### design.v
module fsm(
input logic CLK_50M,
output logic [15:0] audiodata,
input logic [31:0] flash_mem_readdata,
input logic flash_mem_readdatavalid,
input logic reset,
input logic direction,
output logic [6:0] state,
input logic newclock1,
output flash_mem_read,
input logic idle,
output logic [15:0] out,
output [3:0] flash_mem_byteenable
);
parameter [6:0] start = 7'b000_0000;
parameter [6:0] read = 7'b010_0000;
parameter [6:0] waitread = 7'b110_1111;
parameter [6:0] play1 = 7'b101_1111;
parameter [6:0] play2 = 7'b111_1111;
always_ff @ (posedge CLK_50M, posedge reset)
	begin
	if (reset) begin
		state<=start;
		audiodata<=16'b0;
		end
	else 
		begin
		case(state)
		start: if(idle)begin
			state<=read;
			end
			else
			state<=start;
		read:begin
			state<=waitread;
			end
		waitread:begin
			if ( flash_mem_readdatavalid==1'b1) state<= play1;
			end	
		play1:
			begin 
			if (direction)
				begin
				if(newclock1) 
					begin
					state<=start;
					audiodata<= flash_mem_readdata [31:16];
					end
				else 
				audiodata<= flash_mem_readdata [31:16];
				end
			else
				begin 
				if(newclock1) 
					begin
					audiodata<= flash_mem_readdata [15:0];
					state<=play2;
					end
				else
				audiodata<= flash_mem_readdata [15:0];
				end
			end
		play2:
			begin 
			if (direction)
				begin
				if(newclock1) 
					begin
					state<=start;
					audiodata<= flash_mem_readdata [15:0];
					end
				else 
				audiodata<= flash_mem_readdata [15:0];
				end
			else
				begin
				if(newclock1) 
					begin
					state<=start;
					audiodata<= flash_mem_readdata [31:16];
					end
				else 
				audiodata<= flash_mem_readdata [31:16];
				end
			end
		default: state<=start;
		endcase
end 
		end 
assign flash_mem_read=~state[4];
assign flash_mem_byteenable={~state[3],~state[2],~state[1],~state[0]};
assign out =flash_mem_readdata[15:0];
endmodule 
module clockdiv (input logic [31:0] d,input logic [31:0] desiredfreq,input logic clk, input logic rst, output logic reset, output logic newclock);
always_ff @ (posedge clk, posedge rst)
begin
	if (rst)
		begin
		newclock<=1'b0;
		reset<=1'b0;
		end
	else if (d==((32'd25000000/(desiredfreq))-32'd1))
		begin
		newclock<=1'b1;
		reset<=1'b0;
		end
	else if (d>=((32'd50000000/(desiredfreq))-32'b1))
		begin
		newclock<=1'b0;
		reset<=1'b1;
		end
	else
		begin
		newclock<= newclock;
		reset<=1'b0;
		end
end
endmodule
module counter(input logic clk, input logic rst, input logic reset, output logic [31:0] Q);
always_ff @ (posedge clk, posedge rst)
begin 
	if (rst)
		Q<=32'b0;
	else if (reset)
		begin
		Q<=32'b1;
		end
	else
		Q<=Q+32'b1;
end
endmodule
module flipflop #(parameter width = 23)(input logic clk, input logic rst, input logic [width-1:0] d, output logic [width-1:0] q);
always_ff @(posedge clk, posedge rst)
if (rst) q<={width{1'b0}};
else q<=d;
endmodule
module keyboardaddr (input logic [22:0]  currentaddr,
	input logic D, E, B, F, R,
	output logic [1:0] state,
	input logic clk,
	input logic rst,
	input logic en,
output logic idle,
	output logic [22:0] nextaddr
	);
	parameter idleFW = 2'b00;
	parameter idleBW = 2'b01;
	parameter FW = 2'b10;
	parameter BW = 2'b11;
assign idle=state[1];	
	always_ff @ (posedge clk, posedge rst)
	begin
				if (rst) begin
					state<=idleFW;
					nextaddr<=23'b0;
				end
				else if (en)
					case(state)
					idleFW:	 
							if(R) begin		 
								state<=idleFW;
								nextaddr<=1'b0;
								end
							else if(B) begin  
								state<=idleBW;
								nextaddr<=currentaddr;	
								end
							else if(E) begin	 
								state<=FW;
								nextaddr<=currentaddr+1'b1;
								end
							else begin		 
								state<=idleFW;
								nextaddr<=currentaddr;
								end
					idleBW:
							if(R) begin		 
								state<=idleBW;
								nextaddr<=1'b0;
								end
							else if(F) begin		 
								state<=idleFW;
								nextaddr<=currentaddr;	
								end
							else if(B) begin		 
								state<=BW;
								nextaddr<=currentaddr+1'b1;
								end
							else begin		 
								state<=idleBW;
								nextaddr<=currentaddr;
								end
					FW:			
							if(currentaddr==32'h7ffff) begin
						nextaddr<=32'b0;
							end
							else if(R) begin		 
									state<=FW;
									nextaddr<=32'b0;
								end
								else if(B) begin		 
									state<=BW;
									nextaddr<=currentaddr-1'b1;	
								end
								else if(D) begin		 
									state<=idleFW;
									nextaddr<=currentaddr;
								end
								else begin		 
									state<=FW;
									nextaddr<=currentaddr+1'b1;						
								end
					BW:
			if(currentaddr==32'b0) begin
				nextaddr<=32'h7ffff;
				end
							else if(R) begin 
								state<=BW;
								nextaddr<=32'h7ffff;
								end
							else if(F) begin		 
								state<=FW;
								nextaddr<=currentaddr+1'b1;	
								end
							else if(D) begin		 
								state<=idleBW;
								nextaddr<=currentaddr;
								end
							else begin		 
								state<=BW;
								nextaddr<=currentaddr-1'b1;
								end
						default: state<= idleFW;
				endcase
			end
endmodule
module vDFF(clk, rst, en, in, out);
	input logic clk;
	input logic rst;
	input logic en;
	input logic [22:0] in;
	output logic [22:0] out;
	always_ff @(posedge clk, posedge rst)
		if (rst) out<=23'b0;
		else if (en) out<=in;
endmodule 
module keyboardint(kbd, D,E,B,F,R);
	input logic [7:0] kbd;
	output D,E,B,F,R;
parameter character_B =8'h42;
parameter character_D =8'h44;
parameter character_E =8'h45;
parameter character_F =8'h46;
parameter character_R =8'h52;
parameter character_lowercase_b= 8'h62;
parameter character_lowercase_d= 8'h64;
parameter character_lowercase_e= 8'h65;
parameter character_lowercase_f= 8'h66;
parameter character_lowercase_r= 8'h72;
		assign D = (character_D == kbd)| (character_lowercase_d == kbd);
		assign E = (character_E == kbd)| (character_lowercase_e == kbd);
		assign B = (character_B == kbd)| (character_lowercase_b == kbd);
		assign F = (character_F == kbd)| (character_lowercase_f == kbd);
		assign R = (character_R == kbd)| (character_lowercase_r == kbd);
endmodule
module keyintegration(clk,rst,addvalue,prevaddvalue,keys);
	input logic clk;
	input logic rst;
	input logic [2:0] keys;
	output logic [31:0] addvalue;
	input logic [31:0] prevaddvalue;
	always_ff @(posedge clk, posedge rst)begin
			if(rst) begin
				addvalue<=0;
			end
			else if(keys[2]) begin
				addvalue<=0;
			end
			else if(keys[1]) begin
				addvalue<=prevaddvalue+32'd1000;
			end
			else if(keys[0]) begin
				addvalue<=prevaddvalue-32'd1000;
			end
			else begin
				addvalue<=prevaddvalue;
			end
		end
endmodule
`default_nettype none
module ipod_player(
    input  logic        clk,
    input  logic        reset,
    input  logic [7:0]  kbd_ascii,
    input  logic        speed_up,
    input  logic        speed_down,
    input  logic        speed_reset,
    input  logic        direction,
    input  logic [31:0] flash_readdata,
    input  logic        flash_readdatavalid,
    output logic        flash_read,
    output logic [3:0]  flash_byteenable,
    output logic [22:0] flash_address,
    output logic [15:0] audio_data,
    output logic        sample_clk
);
logic D,B,E,F,R;
logic [1:0] state2;
logic idle;
logic [6:0] state;
logic [15:0] out;
logic [22:0] nextaddress;
logic [22:0] currentaddress;
logic newclock1;
logic newclock1_q;
logic addr_en;
logic [31:0] d1;
logic resetcounter1;
logic [31:0] prevaddvalue;
logic [31:0] addvalue;
logic edgeclock1;
keyintegration speedcontrol(.clk(clk),.rst(reset),.addvalue(addvalue),.prevaddvalue(prevaddvalue),.keys({speed_reset,speed_up,speed_down}));
flipflop #(32) addvalueff (.clk(clk), .rst(reset), .d(addvalue), .q(prevaddvalue));
clockdiv div1 (.d(d1),.desiredfreq(32'd22000+addvalue),.clk(clk),.rst(reset),.reset(resetcounter1),.newclock(newclock1));
counter counter1 (.clk(clk), .rst(reset), .reset(resetcounter1), .Q(d1));
always_ff @(posedge clk, posedge reset)
    if (reset) newclock1_q <= 1'b0;
    else       newclock1_q <= newclock1;
assign addr_en = newclock1 & ~newclock1_q;
keyboardaddr addressset (.currentaddr(currentaddress),.clk(clk),.rst(reset),.en(addr_en),.idle(idle),.state(state2),.D(D),.E(E),.B(B),.F(F),.R(R),.nextaddr(nextaddress));
keyboardint keyboardinput (.kbd(kbd_ascii), .D(D), .E(E), .B(B), .F(F), .R(R));
vDFF addrVDFF(.clk(clk),.rst(reset),.en(addr_en),.in(nextaddress),.out(currentaddress));
doublesync newclock_doublsync(.indata(newclock1), .outdata(edgeclock1), .clk(clk), .reset(reset));
fsm flash(
.CLK_50M(clk),
.direction(direction),
.audiodata(audio_data),
.flash_mem_readdata(flash_readdata),
.flash_mem_readdatavalid(flash_readdatavalid),
.reset(reset),
.state(state),
.out(out),
.idle(idle),
.newclock1(edgeclock1),
.flash_mem_byteenable(flash_byteenable),
.flash_mem_read(flash_read)
);
assign flash_address = currentaddress[22:0];
assign sample_clk = newclock1;
endmodule
module doublesync(input logic indata, input logic clk, input logic reset, output logic outdata);
logic reg1;
always_ff @(posedge clk, posedge reset)
    if (reset) begin
        reg1 <= 1'b0;
        outdata <= 1'b0;
    end else begin
        reg1 <= indata;
        outdata <= reg1;
    end
endmodule
`default_nettype wire
### run.sh
#!/bin/bash
# the make line also repeats each setting of config.mk as NAME=value (left out here)
make -C /OpenROAD-flow-scripts/flow DESIGN_CONFIG=/design/flow/config.mk WORK_HOME=/design/flow/orfs CLKGATE_MAP_FILE= finish
### config.mk
export PLATFORM = sky130hd
export DESIGN_NAME = ipod_player
export DESIGN_NICKNAME = ipod_player
export VERILOG_FILES = /design/flow/design.v
export SDC_FILE = /design/flow/constraint.sdc
export NUM_CORES = 4
export LEC_CHECK = 0
export CAP_MARGIN = 20
export CORE_MARGIN = 2
export CORE_UTILIZATION = 57
export SETUP_SLACK_MARGIN = 5.0
export SLEW_MARGIN = 20
export TNS_END_PERCENT = 5
### constraint.sdc
create_clock -name core_clock -period 89.6 [get_ports {clk}]
set_input_delay 17.9200 -clock core_clock [delete_from_list [all_inputs] [get_ports {clk}]]
set_output_delay 17.9200 -clock core_clock [all_outputs]
set_load 0.01 [all_outputs]
==> results of run 1 <==
area by class of cell:
| type | count | area (um2) |
|---|---|---|
| clock inverter | 15 | 215.2 |
| clock buffer | 17 | 425.4 |
| timing repair buffer | 1738 | 13400 |
| antenna | 3 | 7.507 |
| inverter | 359 | 1359 |
| sequential | 171 | 4287 |
| tap | 1650 | 2064 |
| multi-input combinational | 9605 | 65610 |
| fill | 11060 | 37880 |
per-layer routing:
metal / wire [um] / track usage [%] / vias up
met2: 130800 / 71.42 / 4694
met5: 52 / 0 / -
met3: 29220 / 8.183 / 1202
met4: 21060 / 27.51 / 8
met1: 116500 / 54.05 / 41460
li1: - / - / 41780
repair_timing:
item                                    in CTS  in global routing
gates resized                               24                148
endpoints found under the setup margin       2                  2
gates cloned                                 0                  1
pin swaps                                    4                 11
buffers inserted                             6                 21
hold buffers                                 0                  0
metrics by stage:
step,area (um2),hold WS (ns),cells
final,87370,0.4355,13560
after global routing,87360,0.4461,13560
after CTS,86520,0.4311,13530
after detailed placement,85740,0.4069,13490
after global placement,85740,0.4045,13490
after floorplan,71680,0.3487,10520
==> impl_metrics.yaml, run 1 <==
# implementation run metrics
yosys:
  ys_warn_count: 9
  ys_sh_aoi_pct: 32.54
  synthTopCellsByCount: "nor2_1, nand2_1, ha_1"
  largest_area_cell: "ha_1"
  ys_sh_simple_pct: 25.99
  numSynthFlops: 171
  ys_types: 117
  ff_type: "dfrtp_1"
  top_cells_by_area: "ha_1, xnor2_1, a21oi_1"
  synth_area_per_cell_um2: 6.811
  yosys.stat.seqShare_pct: 5.970
  synth.most_common_cell: "nor2_1"
  edf_count: 0
  muxShareOfSynthArea_pct: 3.013
  synth.logic.top_family: "AND-OR/OR-AND gates"
  ys_chip_area_um2: 71680
  syn_nets: 11580
  ys_cells: 10520
  synth-async-reset-ratio_pct: 100.0
  top_cell_area_share_pct: 17.65
  synth_area_um2: 71680
  xor_share_pct: 10.76
  syn_inst: 10520
  ys_sh_adder_pct: 17.65
die:
  ioPinCount: 92
  chipArea_um2: 128600
  die_h_um: 358.6
  num_rows: 130
  initCoreUtil_pct: 57.23
  die_w_um: 358.6
  core_um2: 125200
outcome:
  status: "finished clean"
timing:
  layout_setup_ws_ns: 8.582
  relSlewSlack_pct: 18.61
  finalSetupTns_ns: 0
  slew_viol_final: 0
  period_minus_slack_ns: 81.02
  tightest_slew_ns: 1.190
  finalCritPeriodShare_pct: 90.42
  finalSetupViolations: 0
  rsz0062_at_grt: "false"
  hold_viol_final: 0
  skew_ns: 0.01497
  fmaxAchievable_ghz: 0.01234
placement:
  gp_congestion: 1.048
  hpwl_um: 233700
  port_buffers: 90
  place_ws_ns: 1.940
worst_setup_path:
  cp.arrival_ns: 81.39
  crit_fanout: 34
  crit_start: "speedcontrol.addvalue[4]"
  start_kind: "register"
  reg2reg_setup_slack_ns: 8.58
  crit_cells: 344
  max_stage_delay_ns: 0.65
  critPathRequiredTime_ns: 89.98
  critPathSlowestCell: "dfrtp_4"
  endpoint: "div1.reset"
  r2r-start: "speedcontrol.addvalue[4]"
  reg2reg_depth: 344
  cpMostUsedCell: "buf_4"
  endpoint_kind: "register"
  path_buffers: 50
  critical_path_class: "reg -> reg"
  critical-path-top-delay-family: "AND-OR/OR-AND gates"
  reg2reg_to: "div1.reset"
final_layout:
  postLayoutCoreUtil_pct: 69.76
  area_growth_pct: 21.88
  final_nets: 12950
grt:
  grtUsageTotal_pct: 44.15
  gr-total-overflow: 0
  grt_pass1_vias: 83110
  grt_pass1_wl_um: 454300
  antenna_found_initial: 6
  grt_max_degree: 96
run:
  warnings: 32
  cap_violations: 0
clock_network:
  clock_latency_ns: 0.50
  cts_buffers: 17
  clock-sinks: 171
  cts_tree: "done"
  clockBufferDepth: 2
  clk_pin_slew_ns: 0.08
  h-tree-depth: 4
  cts_root_buf: "clkbuf_16"
route:
  routedWlPerCell_um: 21.95
  drt-pass1-iter-count: 10
  drt-initial-drc-count: 9919
  post-route-drc-count: 0
  via_count: 89150
  drt_wl_total_um: 297600
  ant_nets: 0
  routed_via_density: 6.575
hold_path:
  hp-class: "reg -> reg"
  hold_path_startpoint: "newclock1_q"
  holdPathEnd: "newclock_doublsync.outdata"
  min_path_cells: 0
==> inputs of run 2 (changes only) <==
ABC_AREA = 1   (was unset)
CAP_MARGIN = 0   (was 20)
CORE_ASPECT_RATIO = 0.92   (was unset)
CORE_UTILIZATION = 72   (was 57)
CTS_CLUSTER_DIAMETER = 197   (was unset)
CTS_CLUSTER_SIZE = 98   (was unset)
PLACE_DENSITY = 0.39   (was unset)
SETUP_SLACK_MARGIN = 5   (was 5.0)
TNS_END_PERCENT = 20   (was 5)
clock period = 69.6 ns   (was 89.6 ns; I/O delays follow)
==> impl_metrics.yaml, run 2 <==
# generated from flow reports
outcome:
  status: "did not finish"
  lastStage: "3_5_place_dp"
  tool.error: "Error: detail_place.tcl, 38 bad optional access"
yosys:
  synth_area_um2: 67980
  ys_sh_aoi_pct: 21.45
  top_cell_area_share_pct: 18.61
  ys_sh_simple_pct: 32.33
  ys_chip_area_um2: 67980
  edf_count: 0
  synth_area_per_cell_um2: 5.994
  ff_type: "dfrtp_1"
  xor_share_pct: 11.13
  ys_warn_count: 9
  syn_inst: 11340
  synth.logic.top_family: "simple AND/OR/NAND/NOR gates"
  ys_types: 91
  synth.most_common_cell: "nand2_1"
  synth-async-reset-ratio_pct: 100.0
  ys_sh_adder_pct: 18.61
  syn_nets: 12400
  numSynthFlops: 171
  top_cells_by_area: "ha_1, nand2_1, a21oi_1"
  yosys.stat.seqShare_pct: 6.295
  largest_area_cell: "ha_1"
  muxShareOfSynthArea_pct: 0.1049
  ys_cells: 11340
  synthTopCellsByCount: "nand2_1, inv_1, a21oi_1"
die:
  initCoreUtil_pct: 72.38
  core_um2: 93920
  ioPinCount: 92
  die_h_um: 298.7
  die_w_um: 324.3
  chipArea_um2: 96890
  num_rows: 108
placement:
  port_buffers: 90
  gp_congestion: 1.069
[run 2: through the flow]
step,setup TNS (ns),std cells,setup WS [ns],hold slack [ns]
floorplan,0,11340,0.4219,0.3537
global placement,-5.864,15540,-2.962,0.3908
==> inputs of run 3 (changes only) <==
HOLD_SLACK_MARGIN = -0.04   (was unset)
clock period = 66.0 ns   (was 69.6 ns; I/O delays follow)
==> impl_metrics.yaml, run 3 <==
# generated from flow reports
yosys:
  top_cells_by_area: "ha_1, nand2_1, a21oi_1"
  syn_nets: 12400
  synth.most_common_cell: "nand2_1"
  ys_sh_simple_pct: 32.33
  xor_share_pct: 11.13
  ys_warn_count: 9
  ff_type: "dfrtp_1"
  synth_area_um2: 67980
  ys_chip_area_um2: 67980
  top_cell_area_share_pct: 18.61
  ys_sh_aoi_pct: 21.45
  ys_sh_adder_pct: 18.61
  muxShareOfSynthArea_pct: 0.1049
  synth_area_per_cell_um2: 5.994
  synthTopCellsByCount: "nand2_1, inv_1, a21oi_1"
  yosys.stat.seqShare_pct: 6.295
  synth.logic.top_family: "simple AND/OR/NAND/NOR gates"
  edf_count: 0
  ys_cells: 11340
  largest_area_cell: "ha_1"
  synth-async-reset-ratio_pct: 100.0
  syn_inst: 11340
  ys_types: 91
  numSynthFlops: 171
die:
  die_w_um: 324.3
  core_um2: 93920
  ioPinCount: 92
  chipArea_um2: 96890
  num_rows: 108
  die_h_um: 298.7
  initCoreUtil_pct: 72.38
placement:
  port_buffers: 90
  gp_congestion: 1.082
outcome:
  lastStage: "3_5_place_dp"
  tool.error: "[ERROR DPL-0038] Utilization greater than 100%, impossible to legalize"
  status: "did not finish"
run 3: through the flow:
step | cells
after floorplan | 11340
after global placement | 15900
==> inputs of run 4 (changes only) <==
CAP_MARGIN = 20   (was 0)
CELL_PAD_IN_SITES_GLOBAL_PLACEMENT = 2   (was unset)
CORE_ASPECT_RATIO = 1.01   (was 0.92)
CORE_MARGIN = 9   (was 2)
CORE_UTILIZATION = 17   (was 72)
CTS_CLUSTER_DIAMETER = 302   (was 197)
CTS_CLUSTER_SIZE = 24   (was 98)
GPL_ROUTABILITY_DRIVEN = 0   (was unset)
GPL_TIMING_DRIVEN = 0   (was unset)
HOLD_SLACK_MARGIN = 0.06   (was -0.04)
MAX_ROUTING_LAYER = met5   (was unset)
PLACE_DENSITY = unset   (was 0.39)
PLACE_DENSITY_LB_ADDON = 0.08   (was unset)
SETUP_SLACK_MARGIN = -2.0   (was 5)
TNS_END_PERCENT = unset   (was 20)
clock period = 153.0 ns   (was 66.0 ns; I/O delays follow)
==> impl_metrics.yaml, run 4 <==
# implementation run metrics
hold_path:
  hold_path_startpoint: "speedcontrol.addvalue[9]"
  hp-class: "reg -> reg"
  holdPathEnd: "addvalueff.q[9]"
  min_path_cells: 0
die:
  initCoreUtil_pct: 17.13
  chipArea_um2: 422900
  num_rows: 232
  ioPinCount: 92
  die_h_um: 653.5
  die_w_um: 647.2
  core_um2: 396800
grt:
  grt_pass1_wl_um: 517500
  antenna_found_initial: 23
  grtUsageTotal_pct: 16.27
  grt_max_degree: 75
  gr-total-overflow: 0
  grt_pass1_vias: 75100
timing:
  skew_ns: 0.04498
  fmaxAchievable_ghz: 0.009453
  layout_setup_ws_ns: 47.21
  hold_viol_final: 0
  slew_viol_final: 0
  tightest_slew_ns: 1.233
  rsz0062_at_grt: "false"
  relSlewSlack_pct: 17.02
  finalSetupViolations: 0
  period_minus_slack_ns: 105.79
  finalSetupTns_ns: 0
  finalCritPeriodShare_pct: 69.14
yosys:
  ff_type: "dfrtp_1"
  ys_cells: 11340
  ys_sh_simple_pct: 32.33
  xor_share_pct: 11.13
  ys_chip_area_um2: 67980
  yosys.stat.seqShare_pct: 6.295
  syn_inst: 11340
  top_cells_by_area: "ha_1, nand2_1, a21oi_1"
  ys_sh_aoi_pct: 21.45
  edf_count: 0
  syn_nets: 12400
  synth_area_per_cell_um2: 5.994
  numSynthFlops: 171
  ys_sh_adder_pct: 18.61
  synthTopCellsByCount: "nand2_1, inv_1, a21oi_1"
  ys_types: 91
  synth.logic.top_family: "simple AND/OR/NAND/NOR gates"
  ys_warn_count: 9
  top_cell_area_share_pct: 18.61
  largest_area_cell: "ha_1"
  muxShareOfSynthArea_pct: 0.1049
  synth-async-reset-ratio_pct: 100.0
  synth_area_um2: 67980
  synth.most_common_cell: "nand2_1"
worst_setup_path:
  max_stage_delay_ns: 1.00
  crit_cells: 547
  r2r-start: "speedcontrol.addvalue[0]"
  crit_fanout: 10
  critPathRequiredTime_ns: 153.50
  cp.arrival_ns: 106.29
  critical-path-top-delay-family: "AND-OR/OR-AND gates"
  reg2reg_setup_slack_ns: 47.21
  endpoint: "div1.newclock"
  critical_path_class: "reg -> reg"
  cpMostUsedCell: "nand2_1"
  crit_start: "speedcontrol.addvalue[0]"
  reg2reg_to: "div1.newclock"
  endpoint_kind: "register"
  start_kind: "register"
  critPathSlowestCell: "nor4_1"
  path_buffers: 92
  reg2reg_depth: 547
clock_network:
  clockBufferDepth: 3
  clock-sinks: 171
  cts_buffers: 25
  h-tree-depth: 4
  clk_pin_slew_ns: 0.07
  cts_root_buf: "clkbuf_16"
  cts_setup_buffers: 0
  cts_resized: 0
  cts_tree: "done"
  clock_latency_ns: 0.60
  hold_buffers: 0
outcome:
  status: "finished clean"
placement:
  port_buffers: 90
  place_ws_ns: 45.91
  hpwl_um: 297500
run:
  warnings: 30
  cap_violations: 0
route:
  routedWlPerCell_um: 21.12
  via_count: 74220
  drt-initial-drc-count: 4036
  ant_nets: 0
  routed_via_density: 4.420
  drt_wl_total_um: 354600
  drt-pass1-iter-count: 7
  post-route-drc-count: 0
final_layout:
  area_growth_pct: 14.29
  fillers: 45720
  final_nets: 12570
run 4: area by class of cell:
type | count | area, um2 | share of cell area (%)
Antenna cell | 5 | 12.51 | 0.01611
Sequential cell | 171 | 4283 | 5.513
Clock inverter | 4 | 70.07 | 0.09019
Tap cell | 5265 | 6588 | 8.479
Multi-Input combinational cell | 9518 | 56940 | 73.29
Inverter | 1379 | 5256 | 6.766
Buffer | 272 | 1680 | 2.163
Clock buffer | 29 | 670.6 | 0.8632
Timing Repair Buffer | 147 | 2192 | 2.822
run 4: per-layer routing:
metal / vias to the layer above / global-route usage (%) / wire [um]
met2: 909 / 28.83 / 168900
met1: 34860 / 22.32 / 174000
met4: 0 / 2.059 / 4670
met3: 186 / 0.7103 / 7008
met5: - / 0 / 0
li1: 38270 / - / -
run 4: through the flow:
stage / area [um2] / utilization, % / instances / hold WS [ns]
2_1_floorplan: 67980 / - / 11340 / 0.3537
3_3_place_gp: 75460 / 19.02 / 16700 / 0.3948
3_5_place_dp: 76940 / 19.39 / 16750 / 0.3817
4_1_cts: 77680 / 19.58 / 16790 / 0.4293
5_1_grt: 77680 / 19.58 / 16790 / 0.4316
6_report: 77690 / 19.58 / 16790 / 0.4248
==> inputs of run 5 (changes only) <==
ABC_AREA = unset   (was 1)
CTS_CLUSTER_SIZE = unset   (was 24)
GPL_ROUTABILITY_DRIVEN = 1   (was 0)
GPL_TIMING_DRIVEN = unset   (was 0)
HOLD_SLACK_MARGIN = unset   (was 0.06)
MAX_ROUTING_LAYER = met4   (was met5)
clock period = 124.0 ns   (was 153.0 ns; I/O delays follow)
==> impl_metrics.yaml, run 5 <==
# implementation run metrics
final_layout:
  register_area_um2: 4287
  fin_area_um2: 81260
  fillers: 47800
  area_growth_pct: 13.35
  postLayoutCoreUtil_pct: 19.35
  logic_area_um2: 65020
  final_nets: 11570
yosys:
  synth.logic.top_family: "AND-OR/OR-AND gates"
  synth_area_per_cell_um2: 6.811
  synth.most_common_cell: "nor2_1"
  edf_count: 0
  synth_area_um2: 71680
  ys_sh_simple_pct: 25.99
  syn_nets: 11580
  top_cell_area_share_pct: 17.65
  ff_type: "dfrtp_1"
  numSynthFlops: 171
  largest_area_cell: "ha_1"
  xor_share_pct: 10.76
  muxShareOfSynthArea_pct: 3.013
  synthTopCellsByCount: "nor2_1, nand2_1, ha_1"
  ys_cells: 10520
  ys_types: 117
  ys_chip_area_um2: 71680
  ys_sh_aoi_pct: 32.54
  yosys.stat.seqShare_pct: 5.970
  synth-async-reset-ratio_pct: 100.0
  top_cells_by_area: "ha_1, xnor2_1, a21oi_1"
  syn_inst: 10520
  ys_warn_count: 9
  ys_sh_adder_pct: 17.65
worst_setup_path:
  reg2reg_depth: 332
  critPathRequiredTime_ns: 124.48
  cp.arrival_ns: 103.59
  crit_fanout: 37
  max_stage_delay_ns: 0.89
  critical_path_class: "reg -> reg"
  cpMostUsedCell: "ha_1"
  reg2reg_setup_slack_ns: 20.89
  crit_cells: 332
  start_kind: "register"
  critPathSlowestCell: "nor2_1"
  path_buffers: 30
  critical-path-top-delay-family: "AND-OR/OR-AND gates"
  crit_start: "speedcontrol.addvalue[4]"
  r2r-start: "speedcontrol.addvalue[4]"
  reg2reg_to: "div1.newclock"
  endpoint: "div1.newclock"
  endpoint_kind: "register"
die:
  die_h_um: 670.6
  die_w_um: 664.1
  initCoreUtil_pct: 17.07
  ioPinCount: 92
  num_rows: 239
  core_um2: 419800
  chipArea_um2: 445400
route:
  routed_via_density: 4.962
  drt_wl_total_um: 419300
  ant_nets: 0
  via_count: 79740
  drt-pass1-iter-count: 5
  post-route-drc-count: 0
  routedWlPerCell_um: 26.09
  drt-initial-drc-count: 4899
timing:
  period_minus_slack_ns: 103.11
  relSlewSlack_pct: 17.27
  tightest_slew_ns: 1.234
  skew_ns: 0.02724
  hold_ws_ns: 0.4222
  hold_viol_final: 0
  finalCritPeriodShare_pct: 83.15
  finalSetupTns_ns: 0
  finalSetupViolations: 0
  fmaxAchievable_ghz: 0.009698
  slew_viol_final: 0
  rsz0062_at_grt: "false"
clock_network:
  cts_resized: 0
  cts_buffers: 25
  clockBufferDepth: 3
  hold_buffers: 0
  cts_root_buf: "clkbuf_16"
  clock_latency_ns: 0.55
  h-tree-depth: 4
  clock-sinks: 171
  cts_tree: "done"
  cts_setup_buffers: 0
  clk_pin_slew_ns: 0.07
placement:
  port_buffers: 90
  placed_area_um2: 80480
  hpwl_um: 339700
  gp_congestion: 0.8483
hold_path:
  hold_path_startpoint: "newclock1_q"
  min_path_cells: 0
  hp-class: "reg -> reg"
  holdPathEnd: "newclock_doublsync.outdata"
grt:
  grt_util_met2_pct: 31.41
  grt_use_met1_pct: 24.61
  grt_pass1_wl_um: 596000
  grt.busiest_layer: "met2"
  met3_usage_pct: 0.7442
  antenna_found_initial: 14
  grt_pass1_vias: 79240
  gr-total-overflow: 0
  grtUsageTotal_pct: 18.43
  grt_max_degree: 80
run:
  cap_violations: 0
  warnings: 30
outcome:
  status: "finished clean"
==> run 5: final cells by class <==
cell class	count	area share, %
tap	5543	8.535
timing repair buffer	352	3.539
clock inverter	3	0.08315
multi-input combinational	9604	80.02
inverter	359	1.686
clock buffer	30	0.8300
sequential	171	5.275
antenna	9	0.02772
==> run 5: stage by stage <==
stage / cells / setup WS [ns]
floorplan: 10520 / 40.96
global placement: 16030 / 19.54
detailed placement: 16030 / 20.50
CTS: 16060 / 20.05
global route: 16060 / 14.75
finish: 16070 / 20.89
==> run 5: per-layer routing <==
| layer | share of wire (%) | routed length (um) | up-vias |
|---|---|---|---|
| met4 | 1.7 | 7132 | 0 |
| met1 | 48 | 201600 | 39210 |
| li1 | - | - | 39000 |
| met2 | 48 | 200600 | 1340 |
| met3 | 2.4 | 9956 | 191 |
| met5 | 0 | 0 | - |
==> inputs of run 6 (changes only) <==
CELL_PAD_IN_SITES_GLOBAL_PLACEMENT = unset   (was 2)
CORE_ASPECT_RATIO = unset   (was 1.01)
CORE_MARGIN = 2   (was 9)
CORE_UTILIZATION = 65   (was 17)
CTS_CLUSTER_DIAMETER = unset   (was 302)
GPL_ROUTABILITY_DRIVEN = unset   (was 1)
PLACE_DENSITY_LB_ADDON = unset   (was 0.08)
SETUP_SLACK_MARGIN = 5   (was -2.0)
clock period = 82.0 ns   (was 124.0 ns; I/O delays follow)
==> impl_metrics.yaml, run 6 <==
# implementation run metrics
clock_network:
  clockBufferDepth: 2
  h-tree-depth: 4
  clock_latency_ns: 0.50
  hold_buffers: 0
  clock-sinks: 171
  cts_root_buf: "clkbuf_16"
  cts_tree: "done"
  clk_pin_slew_ns: 0.08
  cts_buffers: 17
run:
  cap_violations: 1
  warnings: 32
worst_setup_path:
  cp.arrival_ns: 75.53
  cpMostUsedCell: "a21o_1"
  reg2reg_to: "div1.newclock"
  endpoint: "div1.newclock"
  r2r-start: "speedcontrol.addvalue[5]"
  critical_path_class: "reg -> reg"
  crit_start: "speedcontrol.addvalue[5]"
  crit_cells: 340
  max_stage_delay_ns: 0.70
  reg2reg_setup_slack_ns: 6.89
  critical-path-top-delay-family: "AND-OR/OR-AND gates"
  endpoint_kind: "register"
  critPathRequiredTime_ns: 82.42
  start_kind: "register"
  path_buffers: 34
  crit_fanout: 23
  critPathSlowestCell: "or4b_2"
  reg2reg_depth: 340
yosys:
  synth.most_common_cell: "nor2_1"
  synthTopCellsByCount: "nor2_1, nand2_1, ha_1"
  syn_nets: 11580
  largest_area_cell: "ha_1"
  synth.logic.top_family: "AND-OR/OR-AND gates"
  numSynthFlops: 171
  ys_sh_simple_pct: 25.99
  ys_types: 117
  top_cell_area_share_pct: 17.65
  xor_share_pct: 10.76
  synth_area_per_cell_um2: 6.811
  ff_type: "dfrtp_1"
  ys_warn_count: 9
  top_cells_by_area: "ha_1, xnor2_1, a21oi_1"
  synth-async-reset-ratio_pct: 100.0
  muxShareOfSynthArea_pct: 3.013
  ys_cells: 10520
  ys_chip_area_um2: 71680
  edf_count: 0
  ys_sh_aoi_pct: 32.54
  syn_inst: 10520
  yosys.stat.seqShare_pct: 5.970
  synth_area_um2: 71680
  ys_sh_adder_pct: 17.65
hold_path:
  hold_path_startpoint: "newclock1_q"
  hp-class: "reg -> reg"
  min_path_cells: 0
  holdPathEnd: "newclock_doublsync.outdata"
outcome:
  status: "failed layout checks"
  violations: "capacitance limit"
timing:
  skew_ns: 0.02592
  relSlewSlack_pct: 1.979
  fmaxAchievable_ghz: 0.01331
  finalCritPeriodShare_pct: 91.59
  period_minus_slack_ns: 75.11
  slew_viol_final: 0
  tightest_slew_ns: 1.433
  layout_setup_ws_ns: 6.893
  hold_viol_final: 0
  rsz0062_at_grt: "false"
  finalSetupViolations: 0
grt:
  grt_max_degree: 82
  grt_pass1_vias: 78760
  grtUsageTotal_pct: 48.87
  antenna_found_initial: 6
  gr-total-overflow: 0
  grt_pass1_wl_um: 430800
route:
  routed_via_density: 7.037
  post-route-drc-count: 0
  ant_nets: 0
  drt-pass1-iter-count: 10
  via_count: 86080
  routedWlPerCell_um: 23.23
  drt-initial-drc-count: 10330
  drt_wl_total_um: 284100
final_layout:
  postLayoutCoreUtil_pct: 73.61
  final_cell_count_no_fill: 12230
  fillers: 9085
  logic_area_um2: 67340
  final_nets: 11790
  area_growth_pct: 12.09
  register_area_um2: 4293
  fin_area_um2: 80350
placement:
  placed_cells: 12070
  placed_area_um2: 76250
  place_ws_ns: -1.742
  gp_congestion: 1.148
  hpwl_um: 212100
  port_buffers: 90
die:
  ioPinCount: 92
  core_um2: 109200
  initCoreUtil_pct: 65.67
  chipArea_um2: 113000
  die_w_um: 336.1
  num_rows: 121
  die_h_um: 336.1
[run 6: metal layers]
| layer | routed length [um] | global-route usage (%) |
|---|---|---|
| met5 | 0 | - |
| met4 | 24870 | 34.36 |
| met3 | 35640 | 11.44 |
| met2 | 117500 | 72.41 |
| met1 | 106100 | 58.24 |
[run 6: layout make-up]
class | count | share of cell area, %
inverters | 359 | 1.696
multi-input cells | 9605 | 83.80
clock inverters | 15 | 0.2382
clock buffers | 17 | 0.5294
repair buffers | 582 | 6.073
diodes | 7 | 0.02180
flip-flops and latches | 171 | 5.343
well taps | 1476 | 2.298
[run 6: repair_timing]
| item | CTS | global route |
|---|---|---|
| endpoints found under the hold margin | 0 | 0 |
| buffers inserted | 31 | 83 |
| endpoints found under the setup margin | 2 | 2 |
| gates resized | 185 | 379 |
| cloned | 0 | 4 |
| pin swaps | 22 | 114 |
[run 6: metrics by stage]
step | setup TNS (ns) | hold WS (ns)
after floorplan | 0 | 0.3487
after global placement | -0.9289 | 0.3971
after detailed placement | -3.458 | 0.4037
after CTS | 0 | 0.4215
after global routing | 0 | 0.4510
final | 0 | 0.4155
==> inputs of run 7 (changes only) <==
CORE_UTILIZATION = 70   (was 65)
CTS_CLUSTER_DIAMETER = 43   (was unset)
clock period = 69.2 ns   (was 82.0 ns; I/O delays follow)
==> impl_metrics.yaml, run 7 <==
# generated from flow reports
yosys:
  ys_cells: 10520
  synthTopCellsByCount: "nor2_1, nand2_1, ha_1"
  ys_chip_area_um2: 71680
  xor_share_pct: 10.76
  syn_nets: 11580
  ff_type: "dfrtp_1"
  top_cell_area_share_pct: 17.65
  ys_sh_adder_pct: 17.65
  synth_area_um2: 71680
  ys_warn_count: 9
  ys_sh_simple_pct: 25.99
  muxShareOfSynthArea_pct: 3.013
  syn_inst: 10520
  synth-async-reset-ratio_pct: 100.0
  ys_types: 117
  ys_sh_aoi_pct: 32.54
  synth.logic.top_family: "AND-OR/OR-AND gates"
  top_cells_by_area: "ha_1, xnor2_1, a21oi_1"
  edf_count: 0
  synth_area_per_cell_um2: 6.811
  numSynthFlops: 171
  synth.most_common_cell: "nor2_1"
  largest_area_cell: "ha_1"
  yosys.stat.seqShare_pct: 5.970
clock_network:
  hold_buffers: 0
  cts_buffers: 17
  cts_root_buf: "clkbuf_16"
  clock-sinks: 171
  clockBufferDepth: 2
  h-tree-depth: 4
die:
  die_w_um: 324.0
  die_h_um: 324.0
  core_um2: 101700
  ioPinCount: 92
  initCoreUtil_pct: 70.46
  num_rows: 117
  chipArea_um2: 105000
grt:
  grtUsageTotal_pct: 100.9
  gr-total-overflow: 5064
outcome:
  status: "did not finish"
  tool.error: "[ERROR GRT-0116] Global routing finished with congestion. Check the congestion regions in the DRC Viewer."
  lastStage: "5_1_grt"
placement:
  hpwl_um: 255200
  place_ws_ns: -4.342
  port_buffers: 90
  gp_congestion: 1.160
-- run 7: timing repair --
item / 4_1_cts
pin swaps: 264
setup endpoints to repair: 2
setup buffers: 232
gates resized: 574
cloned: 8
endpoints found under the hold margin: 0
-- run 7: per-layer routing --
layer / GRT overflow / track usage (%)
met1: 434 / 94.70
met3: 334 / 91.07
met4: 900 / 103.2
met2: 3396 / 115.1
met5: - / -
-- run 7: metrics by stage --
stage          cells  setup TNS (ns)  hold WS [ns]  instance area [um2]
2_1_floorplan  10520               0        0.3487                74360
3_3_place_gp   13940          -2.918        0.3903                92670
3_5_place_dp   13940          -8.662        0.4075                92670
4_1_cts        14210               0        0.4358                97830
==> inputs of run 8 (changes only) <==
CAP_MARGIN = 15   (was 20)
CORE_UTILIZATION = 40   (was 70)
CTS_CLUSTER_DIAMETER = unset   (was 43)
GPL_TIMING_DRIVEN = 0   (was unset)
HOLD_SLACK_MARGIN = 0.21   (was unset)
MIN_ROUTING_LAYER = met2   (was unset)
PLACE_DENSITY_LB_ADDON = 0.09   (was unset)
SETUP_SLACK_MARGIN = 5.0   (was 5)
TNS_END_PERCENT = 15   (was unset)
clock period = 132.0 ns   (was 69.2 ns; I/O delays follow)
==> impl_metrics.yaml, run 8 <==
# generated from flow reports
yosys:
  synthTopCellsByCount: "nor2_1, nand2_1, ha_1"
  syn_inst: 10520
  synth.logic.top_family: "AND-OR/OR-AND gates"
  top_cells_by_area: "ha_1, xnor2_1, a21oi_1"
  synth.most_common_cell: "nor2_1"
  edf_count: 0
  xor_share_pct: 10.76
  ys_chip_area_um2: 71680
  top_cell_area_share_pct: 17.65
  ys_sh_simple_pct: 25.99
  ys_sh_aoi_pct: 32.54
  synth-async-reset-ratio_pct: 100.0
  ff_type: "dfrtp_1"
  ys_cells: 10520
  ys_types: 117
  numSynthFlops: 171
  synth_area_per_cell_um2: 6.811
  yosys.stat.seqShare_pct: 5.970
  ys_warn_count: 9
  muxShareOfSynthArea_pct: 3.013
  synth_area_um2: 71680
  syn_nets: 11580
  largest_area_cell: "ha_1"
  ys_sh_adder_pct: 17.65
placement:
  place_ws_ns: 15.65
  gp_congestion: 1.173
  port_buffers: 89
  hpwl_um: 293100
  placed_area_um2: 77610
clock_network:
  cts_buffers: 17
  cts_root_buf: "clkbuf_16"
  h-tree-depth: 4
  clockBufferDepth: 2
  cts_resized: 0
  hold_buffers: 0
  clock-sinks: 171
  cts_setup_buffers: 0
die:
  num_rows: 155
  die_h_um: 427.3
  initCoreUtil_pct: 40.22
  chipArea_um2: 182600
  ioPinCount: 92
  core_um2: 178200
  die_w_um: 427.3
outcome:
  lastStage: "5_1_grt"
  tool.error: "[ERROR GRT-0116] Global routing finished with congestion. Check the congestion regions in the DRC Viewer."
  status: "did not finish"
grt:
  gr-total-overflow: 1
  grtUsageTotal_pct: 69.52
-- run 8: metal layers --
metal | GRT overflow | global-route usage (%)
met5 | - | -
met4 | 0 | 41.42
met3 | 0 | 82.37
met2 | 1 | 72.68
met1 | - | -
-- run 8: through the flow --
stage,instances,util [%]
after floorplan,10520,-
after global placement,12970,42.37
after detailed placement,13060,43.55
after CTS,13090,43.90
==> inputs of run 9 (changes only) <==
ABC_AREA = 0   (was unset)
CAP_MARGIN = 5   (was 15)
CELL_PAD_IN_SITES_GLOBAL_PLACEMENT = 2   (was unset)
CORE_ASPECT_RATIO = 1.01   (was unset)
CORE_MARGIN = 8   (was 2)
CORE_UTILIZATION = 15   (was 40)
CTS_CLUSTER_DIAMETER = 302   (was unset)
CTS_CLUSTER_SIZE = 24   (was unset)
GPL_ROUTABILITY_DRIVEN = 0   (was unset)
GPL_TIMING_DRIVEN = 1   (was 0)
HOLD_SLACK_MARGIN = unset   (was 0.21)
MAX_ROUTING_LAYER = met5   (was met4)
MIN_ROUTING_LAYER = met1   (was met2)
PLACE_DENSITY_LB_ADDON = 0.08   (was 0.09)
SETUP_SLACK_MARGIN = -2.0   (was 5.0)
TNS_END_PERCENT = 45   (was 15)
clock period = 153.0 ns   (was 132.0 ns; I/O delays follow)
==> impl_metrics.yaml, run 9 <==
# implementation run metrics
worst_setup_path:
  reg2reg_setup_slack_ns: 48.92
  cp.arrival_ns: 104.59
  max_stage_delay_ns: 1.11
  critical_path_class: "reg -> reg"
  start_kind: "register"
  crit_fanout: 38
  endpoint: "div1.newclock"
  endpoint_kind: "register"
  path_buffers: 27
  r2r-start: "speedcontrol.addvalue[5]"
  reg2reg_depth: 328
  cpMostUsedCell: "a21o_1"
  reg2reg_to: "div1.newclock"
  critical-path-top-delay-family: "AND-OR/OR-AND gates"
  critPathSlowestCell: "a211oi_1"
  critPathRequiredTime_ns: 153.51
  crit_start: "speedcontrol.addvalue[5]"
  crit_cells: 328
timing:
  rsz0062_at_grt: "false"
  hold_viol_final: 0
  finalCritPeriodShare_pct: 68.03
  relSlewSlack_pct: 8.878
  hold_ws_ns: 0.4145
  slew_viol_final: 0
  layout_setup_ws_ns: 48.92
  tightest_slew_ns: 1.359
  finalSetupViolations: 0
  finalSetupTns_ns: 0
  fmaxAchievable_ghz: 0.009608
  skew_ns: 0.03373
  period_minus_slack_ns: 104.08
hold_path:
  holdPathEnd: "newclock_doublsync.outdata"
  hp-class: "reg -> reg"
  min_path_cells: 0
  hold_path_startpoint: "newclock1_q"
yosys:
  synth.most_common_cell: "nor2_1"
  ff_type: "dfrtp_1"
  synth_area_um2: 71680
  top_cells_by_area: "ha_1, xnor2_1, a21oi_1"
  largest_area_cell: "ha_1"
  ys_types: 117
  syn_nets: 11580
  ys_sh_simple_pct: 25.99
  xor_share_pct: 10.76
  edf_count: 0
  synth.logic.top_family: "AND-OR/OR-AND gates"
  syn_inst: 10520
  ys_sh_aoi_pct: 32.54
  yosys.stat.seqShare_pct: 5.970
  numSynthFlops: 171
  synth-async-reset-ratio_pct: 100.0
  ys_chip_area_um2: 71680
  top_cell_area_share_pct: 17.65
  muxShareOfSynthArea_pct: 3.013
  synthTopCellsByCount: "nor2_1, nand2_1, ha_1"
  ys_sh_adder_pct: 17.65
  ys_cells: 10520
  synth_area_per_cell_um2: 6.811
  ys_warn_count: 9
clock_network:
  cts_setup_buffers: 0
  clockBufferDepth: 3
  clock_latency_ns: 0.58
  clock-sinks: 171
  cts_buffers: 25
  hold_buffers: 0
  cts_resized: 0
  clk_pin_slew_ns: 0.08
  cts_root_buf: "clkbuf_16"
  cts_tree: "done"
  h-tree-depth: 4
grt:
  gr-total-overflow: 0
  grt_pass1_wl_um: 609000
  antenna_found_initial: 32
  grtUsageTotal_pct: 16.44
  grt.busiest_layer: "met2"
  grt_max_degree: 65
  met3_usage_pct: 0.7539
  grt_util_met2_pct: 27.43
  grt_use_met1_pct: 23.54
  grt_pass1_vias: 79690
run:
  cap_violations: 0
  warnings: 30
outcome:
  status: "finished clean"
die:
  die_w_um: 703.9
  num_rows: 255
  chipArea_um2: 500300
  die_h_um: 710.7
  ioPinCount: 92
  initCoreUtil_pct: 15.04
  core_um2: 476700
route:
  routedWlPerCell_um: 25.65
  drt_wl_total_um: 432200
  routed_via_density: 4.722
  ant_nets: 0
  drt-initial-drc-count: 4952
  post-route-drc-count: 0
  drt-pass1-iter-count: 5
  via_count: 79570
placement:
  port_buffers: 90
  place_ws_ns: 48.17
  hpwl_um: 352700
final_layout:
  area_growth_pct: 14.98
  final_nets: 11600
  fillers: 54620
[run 9: cell type report]
class | count | area [um2] | area share, %
clock inverters | 5 | 78.83 | 0.09563
flip-flops and latches | 171 | 4287 | 5.201
well taps | 6296 | 7878 | 9.557
multi-input cells | 9604 | 65030 | 78.90
inverters | 359 | 1373 | 1.665
clock buffers | 28 | 656.9 | 0.7970
repair buffers | 382 | 3105 | 3.768
diodes | 6 | 15.01 | 0.01822
[run 9: through the flow]
stage                     area (um2)  util, %  instances
after CTS                      82400    17.29      16850
after global routing           82410    17.29      16850
final                          82420    17.29      16850
after floorplan                71680        -      10520
after detailed placement       81660    17.13      16810
after global placement         81640    17.13      16810
[run 9: layer usage]
layer / wire [um] / up-vias
li1: - / 39120
met1: 217500 / 38990
met2: 196300 / 1255
met3: 9854 / 199
met4: 8530 / 2
met5: 7 / -
==> inputs of run 10 (changes only) <==
ABC_AREA = unset   (was 0)
CAP_MARGIN = 20   (was 5)
CELL_PAD_IN_SITES_GLOBAL_PLACEMENT = 3   (was 2)
CORE_ASPECT_RATIO = 0.95   (was 1.01)
CORE_MARGIN = 3   (was 8)
CORE_UTILIZATION = 40   (was 15)
CTS_CLUSTER_DIAMETER = unset   (was 302)
CTS_CLUSTER_SIZE = unset   (was 24)
GPL_ROUTABILITY_DRIVEN = unset   (was 0)
MAX_ROUTING_LAYER = met4   (was met5)
MIN_ROUTING_LAYER = met2   (was met1)
PLACE_DENSITY_LB_ADDON = unset   (was 0.08)
SETUP_SLACK_MARGIN = 5.0   (was -2.0)
TNS_END_PERCENT = unset   (was 45)
clock period = 70.7 ns   (was 153.0 ns; I/O delays follow)
==> impl_metrics.yaml, run 10 <==
# generated from flow reports
yosys:
  yosys.stat.seqShare_pct: 5.970
  largest_area_cell: "ha_1"
  ys_warn_count: 9
  ys_sh_aoi_pct: 32.54
  synthTopCellsByCount: "nor2_1, nand2_1, ha_1"
  edf_count: 0
  syn_nets: 11580
  numSynthFlops: 171
  top_cell_area_share_pct: 17.65
  synth_area_um2: 71680
  synth.most_common_cell: "nor2_1"
  synth.logic.top_family: "AND-OR/OR-AND gates"
  ys_types: 117
  syn_inst: 10520
  ff_type: "dfrtp_1"
  ys_cells: 10520
  ys_chip_area_um2: 71680
  synth_area_per_cell_um2: 6.811
  xor_share_pct: 10.76
  top_cells_by_area: "ha_1, xnor2_1, a21oi_1"
  synth-async-reset-ratio_pct: 100.0
  ys_sh_adder_pct: 17.65
  ys_sh_simple_pct: 25.99
  muxShareOfSynthArea_pct: 3.013
die:
  chipArea_um2: 184300
  die_w_um: 440.3
  core_um2: 177000
  initCoreUtil_pct: 40.50
  ioPinCount: 92
  num_rows: 150
  die_h_um: 418.6
placement:
  place_ws_ns: -2.145
  placed_cells: 16600
  gp_congestion: 1.235
  hpwl_um: 284500
  port_buffers: 90
clock_network:
  h-tree-depth: 4
  clock-sinks: 171
  cts_buffers: 17
  hold_buffers: 0
  clockBufferDepth: 2
  cts_root_buf: "clkbuf_16"
grt:
  gr-total-overflow: 14
  grtUsageTotal_pct: 66.78
outcome:
  lastStage: "5_1_grt"
  status: "did not finish"
  tool.error: "[ERROR GRT-0116] Global routing finished with congestion. Check the congestion regions in the DRC Viewer."
[run 10: repair_timing]
item / in CTS
gates resized: 264
endpoints found under the setup margin: 2
pin swaps: 135
setup buffers: 120
[run 10: per-stage QoR]
stage | hold WS, ns | cell area, um2
4_1_cts | 0.4121 | 109300
3_5_place_dp | 0.3964 | 106500
3_3_place_gp | 0.3820 | 106500
2_1_floorplan | 0.3487 | 74360
[run 10: routing by layer]
metal / global-route usage (%) / GRT overflow
met1: - / -
met3: 79.87 / 14
met5: - / -
met2: 70.83 / 0
met4: 36.77 / 0
==> inputs of run 11 (changes only) <==
CELL_PAD_IN_SITES_GLOBAL_PLACEMENT = unset   (was 3)
CORE_ASPECT_RATIO = unset   (was 0.95)
CORE_MARGIN = 2   (was 3)
CORE_UTILIZATION = 59   (was 40)
GPL_TIMING_DRIVEN = unset   (was 1)
MAX_ROUTING_LAYER = unset   (was met4)
MIN_ROUTING_LAYER = unset   (was met2)
SETUP_SLACK_MARGIN = unset   (was 5.0)
clock period = 67.2 ns   (was 70.7 ns; I/O delays follow)
==> impl_metrics.yaml, run 11 <==
# generated from flow reports
placement:
  place_ws_ns: -5.218
  placed_cells: 15930
  gp_congestion: 1.134
  placed_area_um2: 106000
  hpwl_um: 275800
  port_buffers: 90
clock_network:
  h-tree-depth: 4
  clockBufferDepth: 2
  cts_root_buf: "clkbuf_16"
  cts_buffers: 17
  clock-sinks: 171
yosys:
  syn_inst: 10520
  syn_nets: 11580
  synthTopCellsByCount: "nor2_1, nand2_1, ha_1"
  synth_area_um2: 71680
  ys_warn_count: 9
  synth.most_common_cell: "nor2_1"
  ys_cells: 10520
  xor_share_pct: 10.76
  ys_sh_aoi_pct: 32.54
  muxShareOfSynthArea_pct: 3.013
  yosys.stat.seqShare_pct: 5.970
  synth-async-reset-ratio_pct: 100.0
  ys_types: 117
  ys_sh_simple_pct: 25.99
  top_cell_area_share_pct: 17.65
  ys_sh_adder_pct: 17.65
  top_cells_by_area: "ha_1, xnor2_1, a21oi_1"
  synth_area_per_cell_um2: 6.811
  edf_count: 0
  largest_area_cell: "ha_1"
  numSynthFlops: 171
  synth.logic.top_family: "AND-OR/OR-AND gates"
  ys_chip_area_um2: 71680
  ff_type: "dfrtp_1"
die:
  initCoreUtil_pct: 59.59
  die_h_um: 352.6
  die_w_um: 352.6
  chipArea_um2: 124300
  core_um2: 120300
  num_rows: 127
  ioPinCount: 92
outcome:
  status: "did not finish"
  lastStage: "5_1_grt"
  tool.error: "[ERROR GRT-0232] Routing congestion too high. Check the congestion heatmap in the GUI."
grt:
  grtUsageTotal_pct: 85.52
  gr-total-overflow: 740
[run 11: timing repair]
| action | in CTS |
|---|---|
| pin swaps | 217 |
| cloned | 5 |
| hold buffers | 0 |
| setup endpoints to repair | 2 |
| buffers inserted | 180 |
| resized | 454 |
[run 11: stage by stage]
step	setup TNS, ns	utilization, %
after CTS	-2.608	91.62
after detailed placement	-10.43	88.15
after global placement	-5.706	88.15
after floorplan	-2.089	-
[run 11: routing by layer]
metal,GRT usage (%),overflow
met1,83.93,44
met4,87.39,267
met2,98.17,403
met3,74.24,22
met5,56.65,4
==> inputs of run 12 (changes only) <==
CORE_UTILIZATION = 57   (was 59)
HOLD_SLACK_MARGIN = -0.09   (was unset)
SETUP_SLACK_MARGIN = -2.0   (was unset)
TNS_END_PERCENT = 5   (was unset)
clock period = 60.9 ns   (was 67.2 ns; I/O delays follow)
==> impl_metrics.yaml, run 12 <==
# implementation run metrics
yosys:
  yosys.stat.seqShare_pct: 5.970
  ff_type: "dfrtp_1"
  ys_cells: 10520
  ys_sh_aoi_pct: 32.54
  synth_area_um2: 71680
  edf_count: 0
  muxShareOfSynthArea_pct: 3.013
  ys_sh_simple_pct: 25.99
  synth.logic.top_family: "AND-OR/OR-AND gates"
  ys_chip_area_um2: 71680
  top_cells_by_area: "ha_1, xnor2_1, a21oi_1"
  syn_nets: 11580
  xor_share_pct: 10.76
  top_cell_area_share_pct: 17.65
  largest_area_cell: "ha_1"
  synthTopCellsByCount: "nor2_1, nand2_1, ha_1"
  synth_area_per_cell_um2: 6.811
  synth.most_common_cell: "nor2_1"
  numSynthFlops: 171
  syn_inst: 10520
  ys_sh_adder_pct: 17.65
  synth-async-reset-ratio_pct: 100.0
  ys_warn_count: 9
  ys_types: 117
worst_setup_path:
  r2r-start: "speedcontrol.addvalue[4]"
  reg2reg_to: "div1.reset"
  path_buffers: 57
  crit_cells: 348
  crit_start: "speedcontrol.addvalue[4]"
  cpMostUsedCell: "buf_4"
  endpoint: "div1.reset"
  endpoint_kind: "register"
  critPathSlowestCell: "nand4b_1"
  critical-path-top-delay-family: "AND-OR/OR-AND gates"
  reg2reg_depth: 348
  reg2reg_setup_slack_ns: -12.20
  max_stage_delay_ns: 0.60
  start_kind: "register"
  cp.arrival_ns: 73.47
  crit_fanout: 21
  critPathRequiredTime_ns: 61.28
  critical_path_class: "reg -> reg"
die:
  core_um2: 125200
  num_rows: 130
  chipArea_um2: 128600
  ioPinCount: 92
  initCoreUtil_pct: 57.23
  die_h_um: 358.6
  die_w_um: 358.6
outcome:
  status: "failed layout checks"
  violations: "setup timing"
clock_network:
  h-tree-depth: 4
  cts_buffers: 17
  clock-sinks: 171
  clk_pin_slew_ns: 0.09
  clockBufferDepth: 2
  clock_latency_ns: 0.52
  cts_tree: "done"
  cts_root_buf: "clkbuf_16"
placement:
  gp_congestion: 1.079
  port_buffers: 90
  placed_cells: 16040
  place_ws_ns: -10.54
  hpwl_um: 268100
hold_path:
  hold_path_startpoint: "newclock1_q"
  min_path_cells: 0
  hp-class: "reg -> reg"
  holdPathEnd: "newclock_doublsync.outdata"
route:
  routedWlPerCell_um: 22.52
  drt-pass1-iter-count: 13
  drt-initial-drc-count: 14400
  ant_nets: 0
  via_count: 107400
  routed_via_density: 6.625
  drt_wl_total_um: 364900
  post-route-drc-count: 0
final_layout:
  final_nets: 15580
  final_cell_count_no_fill: 16210
  area_growth_pct: 53.84
timing:
  layout_setup_ws_ns: -12.20
  finalCritPeriodShare_pct: 120.0
  relSlewSlack_pct: 8.339
  fmaxAchievable_ghz: 0.01368
  tightest_slew_ns: 1.340
  finalSetupViolations: 2
  slew_viol_final: 0
  hold_viol_final: 0
  hold_ws_ns: 0.4243
  skew_ns: 0.03105
  rsz0062_at_grt: "true"
  period_minus_slack_ns: 73.10
grt:
  grt_max_degree: 123
  antenna_found_initial: 14
  gr-total-overflow: 0
  grt_pass1_wl_um: 531200
  grt_pass1_vias: 103000
  grtUsageTotal_pct: 51.19
run:
  cap_violations: 0
  warnings: 39
run 12: layout make-up:
class                   count  area, um2
repair buffers           4371      33360
fillers                  6852      14970
multi-input cells        9604      68540
clock inverters            14      168.9
flip-flops and latches    171       4288
diodes                     20      50.05
clock buffers              18      429.2
inverters                 359       1366
well taps                1650       2064
run 12: per-layer routing:
layer	GRT usage (%)	vias up	share of wire (%)
met5	0	-	0.040
met3	14.81	3133	13
met1	58.10	49070	35
met2	80.19	8096	42
li1	-	47070	-
met4	41.17	8	11
run 12: through the flow:
step                util (%)  setup TNS [ns]  area [um2]
floorplan                  -          -14.69       74360
global placement       85.13          -17.62      106600
detailed placement     85.13          -21.07      106600
CTS                    86.71          -16.32      108600
global route           88.01          -28.79      110200
finish                 88.05          -24.38      110300
run 12: what timing repair did:
action,4_1_cts,5_1_grt
endpoints found under the setup margin,2,2
pin swaps,96,143
buffers inserted,51,69
gates resized,216,251
hold buffers,0,0
cloned,0,1
==> inputs of run 13 (changes only) <==
ABC_AREA = 1   (was unset)
CORE_UTILIZATION = 72   (was 57)
CTS_CLUSTER_DIAMETER = 197   (was unset)
CTS_CLUSTER_SIZE = 98   (was unset)
HOLD_SLACK_MARGIN = unset   (was -0.09)
PLACE_DENSITY = 0.39   (was unset)
SETUP_SLACK_MARGIN = 5   (was -2.0)
TNS_END_PERCENT = 20   (was 5)
clock period = 79.0 ns   (was 60.9 ns; I/O delays follow)
==> impl_metrics.yaml, run 13 <==
# implementation run metrics
yosys:
  ys_chip_area_um2: 67980
  largest_area_cell: "ha_1"
  top_cell_area_share_pct: 18.61
  edf_count: 0
  synthTopCellsByCount: "nand2_1, inv_1, a21oi_1"
  top_cells_by_area: "ha_1, nand2_1, a21oi_1"
  ys_cells: 11340
  ff_type: "dfrtp_1"
  synth_area_um2: 67980
  ys_warn_count: 9
  ys_sh_simple_pct: 32.33
  synth-async-reset-ratio_pct: 100.0
  synth.most_common_cell: "nand2_1"
  ys_types: 91
  muxShareOfSynthArea_pct: 0.1049
  synth_area_per_cell_um2: 5.994
  ys_sh_aoi_pct: 21.45
  syn_inst: 11340
  xor_share_pct: 11.13
  syn_nets: 12400
  yosys.stat.seqShare_pct: 6.295
  ys_sh_adder_pct: 18.61
  numSynthFlops: 171
  synth.logic.top_family: "simple AND/OR/NAND/NOR gates"
placement:
  port_buffers: 90
  placed_area_um2: 70930
  gp_congestion: 1.020
  place_ws_ns: -3.948
  hpwl_um: 168100
timing:
  period_minus_slack_ns: 75.84
  layout_setup_ws_ns: 3.155
  rsz0062_at_grt: "true"
  slew_viol_final: 0
  relSlewSlack_pct: 21.21
  tightest_slew_ns: 1.182
  skew_ns: 0.01728
  finalSetupViolations: 0
  finalCritPeriodShare_pct: 96.01
  fmaxAchievable_ghz: 0.01318
  hold_viol_final: 0
worst_setup_path:
  reg2reg_setup_slack_ns: 3.16
  critPathSlowestCell: "dfrtp_1"
  start_kind: "register"
  reg2reg_to: "div1.newclock"
  critPathRequiredTime_ns: 79.42
  cp.arrival_ns: 76.26
  cpMostUsedCell: "nand2_1"
  reg2reg_depth: 559
  critical-path-top-delay-family: "simple AND/OR/NAND/NOR gates"
  crit_cells: 559
  crit_fanout: 21
  endpoint_kind: "register"
  path_buffers: 80
  r2r-start: "speedcontrol.addvalue[7]"
  crit_start: "speedcontrol.addvalue[7]"
  endpoint: "div1.newclock"
  critical_path_class: "reg -> reg"
  max_stage_delay_ns: 0.50
outcome:
  status: "finished clean"
route:
  routedWlPerCell_um: 19.44
  drt-initial-drc-count: 10830
  ant_nets: 0
  routed_via_density: 6.487
  drt_wl_total_um: 255700
  post-route-drc-count: 0
  drt-pass1-iter-count: 12
  via_count: 85330
final_layout:
  postLayoutCoreUtil_pct: 85.01
  register_area_um2: 4289
  fillers: 6061
  area_growth_pct: 16.89
  logic_area_um2: 60730
  fin_area_um2: 79460
  final_nets: 12940
hold_path:
  hp-class: "reg -> reg"
  holdPathEnd: "addvalueff.q[2]"
  min_path_cells: 0
  hold_path_startpoint: "speedcontrol.addvalue[2]"
clock_network:
  cts_buffers: 17
  hold_buffers: 0
  h-tree-depth: 4
  clockBufferDepth: 2
  clock_latency_ns: 0.49
  cts_root_buf: "clkbuf_16"
  clk_pin_slew_ns: 0.09
  clock-sinks: 171
  cts_tree: "done"
die:
  chipArea_um2: 96890
  ioPinCount: 92
  initCoreUtil_pct: 72.73
  die_w_um: 311.3
  num_rows: 112
  core_um2: 93470
  die_h_um: 311.3
grt:
  grt_max_degree: 94
  grtUsageTotal_pct: 45.39
  antenna_found_initial: 8
  grt_pass1_vias: 75840
  gr-total-overflow: 0
  grt_pass1_wl_um: 368700
run:
  warnings: 33
  cap_violations: 0
-- run 13: routing by layer --
metal	GRT usage [%]	wire length, um	up-vias	share of wire (%)
li1	-	-	39030	-
met4	27.28	21490	10	8.4
met1	56.54	92120	38240	36
met2	72.53	108200	6090	42
met3	8.665	33840	1962	13
met5	0	70	-	0.027
-- run 13: cell type report --
type                    instances  share of cell area, %
inverters                    1379                  6.703
repair inverters               10                0.08188
clock inverters                14                 0.1622
diodes                          7                0.02204
flip-flops and latches        171                  5.398
clock buffers                  18                 0.5527
multi-input cells            9523                  76.42
repair buffers                777                  8.683
well taps                    1254                  1.975
-- run 13: what timing repair did --
item	4_1_cts	5_1_grt
gates cloned	21	15
pin swaps	144	336
setup endpoints to repair	2	2
gates resized	406	552
setup buffers	181	221
-- run 13: metrics by stage --
stage               hold WS (ns)  setup TNS (ns)  cells
floorplan                 0.3537               0  11340
global placement          0.3914          -3.702  12680
detailed placement        0.3965          -7.826  12680
CTS                       0.4207               0  12910
global route              0.4412          -2.647  13150
finish                    0.4239               0  13150
